run A:
## archon_top
module archon_top (
    input wire clk,
    input wire reset,  
    input wire [15:0] external_entropy_in,  
    input wire [7:0] analog_entropy_raw,    
    input wire [1:0] ml_predicted_action,  
    input wire ml_risk_flag_top,           
    input wire manual_lock_top,            
    input wire analog_lock_override,
    input wire analog_flush_override,
    input wire quantum_override_signal,  
    input wire [1:0] mission_profile,          
    input wire override_authentication_valid,  
    input wire [7:0] entropy_threshold_fsm,    
    output wire [3:0] cpu_debug_pc,
    output wire [15:0] cpu_debug_instr,
    output wire cpu_debug_stall,
    output wire cpu_debug_flush,
    output wire cpu_debug_lock,
    output wire [7:0] cpu_debug_fsm_entropy_log,
    output wire [2:0] cpu_debug_fsm_instr_type_log,
    output wire cpu_debug_hazard_flag,
    output wire [1:0] cpu_debug_fsm_state,
    output wire cpu_debug_shock_detected,
    output wire [1:0] cpu_debug_classified_entropy,
    output wire system_enable_fire_pulse  
);
    wire archon_top_internal_hazard_to_cpu = 1'b0;  
    pipeline_cpu u_pipeline_cpu (
        .clk(clk),
        .reset(reset),
        .external_entropy_in(external_entropy_in),
        .analog_entropy_raw_in(analog_entropy_raw),
        .ml_predicted_action(ml_predicted_action),  
        .ml_risk_flag_in(ml_risk_flag_top),
  ...
Size in the first run: about 370 flip-flops, roughly 85 I/O pins, about 28000 sq um of cells after synthesis.
==> flow/config.mk <==
export PLATFORM = sky130hd
export DESIGN_NAME = archon_top
export DESIGN_NICKNAME = archon_top
export VERILOG_FILES = /design/flow/design.v
export SDC_FILE = /design/flow/constraint.sdc
export NUM_CORES = 4
export LEC_CHECK = 0
export CAP_MARGIN = 20
export CORE_MARGIN = 2
export CORE_UTILIZATION = 72
export CTS_CLUSTER_DIAMETER = 366
export CTS_CLUSTER_SIZE = 13
export SLEW_MARGIN = 20
==> flow/constraint.sdc <==
create_clock -name core_clock -period 6.22 [get_ports {clk}]
set_input_delay 1.2440 -clock core_clock [delete_from_list [all_inputs] [get_ports {clk}]]
set_output_delay 1.2440 -clock core_clock [all_outputs]
set_load 0.01 [all_outputs]
run.sh (not shown) runs the stock make flow with config.mk's settings and CLKGATE_MAP_FILE=.
Status run A: flow complete, layout not clean - negative setup slack
Setup changes, run A to run B
# run A
export LEC_CHECK = 0
export CAP_MARGIN = 20
export CORE_MARGIN = 2
export CORE_UTILIZATION = 72
export CTS_CLUSTER_DIAMETER = 366
export CTS_CLUSTER_SIZE = 13
export SLEW_MARGIN = 20
create_clock -name core_clock -period 6.22 [get_ports {clk}]
# run B
export LEC_CHECK = 0
export CAP_MARGIN = 20
export CORE_MARGIN = 2
export CORE_UTILIZATION = 52
export SLEW_MARGIN = 20
create_clock -name core_clock -period 9.88 [get_ports {clk}]
Notes after the runs:
- Of run B and run A, run B shows the higher final critical-path setup slack, with run A below it.
- Non-filler instance count after layout in run B vs run A: up 2.0%
- Worst hold slack for run B: 0.010 ns down relative to run A
- Global-route track usage on met1 is lower on run B
- Comparing run B and run A, the higher die outline width is on run B.
- Run B: flow complete, layout not clean; failing: negative setup slack
--- input diff run B..run C ---
# run B
export LEC_CHECK = 0
export CAP_MARGIN = 20
export CORE_MARGIN = 2
export CORE_UTILIZATION = 52
export SLEW_MARGIN = 20
create_clock -name core_clock -period 9.88 [get_ports {clk}]
# run C
export LEC_CHECK = 0
export ABC_AREA = 1
export CAP_MARGIN = 15
export CORE_ASPECT_RATIO = 0.96
export CORE_MARGIN = 2
export CORE_UTILIZATION = 72
export CTS_CLUSTER_DIAMETER = 381
export CTS_CLUSTER_SIZE = 15
export GPL_ROUTABILITY_DRIVEN = 0
export HOLD_SLACK_MARGIN = 0.29
export MAX_ROUTING_LAYER = met4
export PLACE_DENSITY_LB_ADDON = 0.06
export SETUP_SLACK_MARGIN = -0.2
export SLEW_MARGIN = 15
export TNS_END_PERCENT = 95
create_clock -name core_clock -period 9.88 [get_ports {clk}]
Findings:
- | run C | all stages done | FAIL | negative setup slack |
- Delta (run C minus run B): post-route worst hold slack decreased 0.026 ns, detailed route wirelength on metal3 picked up an extra about 55%, number of endpoints failing setup at the final stage now larger, number of cell instances on the worst register-to-register path higher, count of cell instances traversed by the critical path now larger.
#### Input delta (run D over run C)
# run C
export LEC_CHECK = 0
export ABC_AREA = 1
export CAP_MARGIN = 15
export CORE_ASPECT_RATIO = 0.96
export CORE_MARGIN = 2
export CORE_UTILIZATION = 72
export CTS_CLUSTER_DIAMETER = 381
export CTS_CLUSTER_SIZE = 15
export GPL_ROUTABILITY_DRIVEN = 0
export HOLD_SLACK_MARGIN = 0.29
export MAX_ROUTING_LAYER = met4
export PLACE_DENSITY_LB_ADDON = 0.06
export SETUP_SLACK_MARGIN = -0.2
export SLEW_MARGIN = 15
export TNS_END_PERCENT = 95
create_clock -name core_clock -period 9.88 [get_ports {clk}]
# run D
export LEC_CHECK = 0
export ABC_AREA = 1
export CAP_MARGIN = 20
export CORE_MARGIN = 2
export CORE_UTILIZATION = 71
export CTS_CLUSTER_SIZE = 35
export PLACE_DENSITY_LB_ADDON = 0.06
export SLEW_MARGIN = 20
create_clock -name core_clock -period 9.88 [get_ports {clk}]
- The layout from run D, despite a flow that completed every stage, fails the layout checks, with the failing checks listed as negative setup slack.
- Of the two values seen for worst setup path startpoint, ml_predicted_action[0] was produced by run C and ml_predicted_action[1] by run D.
- Compared with run C, run D shows post-placement cell count that has gone down slightly.
- Run D against run C: non-clock buffer count climbed 1.9%, final core utilization picked up an extra 0.36 points, area growth from synthesis to final layout rose by 2.1 points, final cycle utilization of the critical path closely matched the old numbers.
- For maximum frequency, run C and run D come out practically identical.
Edits applied to the flow inputs when going from run D to run E:
# run D
export LEC_CHECK = 0
export ABC_AREA = 1
export CAP_MARGIN = 20
export CORE_MARGIN = 2
export CORE_UTILIZATION = 71
export CTS_CLUSTER_SIZE = 35
export PLACE_DENSITY_LB_ADDON = 0.06
export SLEW_MARGIN = 20
create_clock -name core_clock -period 9.88 [get_ports {clk}]
# run E
export LEC_CHECK = 0
export CAP_MARGIN = 20
export CORE_MARGIN = 2
export CORE_UTILIZATION = 66
export SLEW_MARGIN = 20
create_clock -name core_clock -period 13.0 [get_ports {clk}]
Notes after the runs:
Of run D and run E, just one finished clean: run E.
[run D] flow finished | final checks: failed | reasons: negative setup slack
On final-layout fill cell count: between run D and run E, it ends up higher for run E.
[compare] base=run D new=run E: routed length on met3 -1000 microns, initial antenna violation count went down, cell area after layout went up by 930 sq um.
For run D, the topmost layer with routed signal wires was met5, unlike run E, where it was met4.
Looking at synthesized area per cell, run E sits 1.6 sq um higher than run D does.
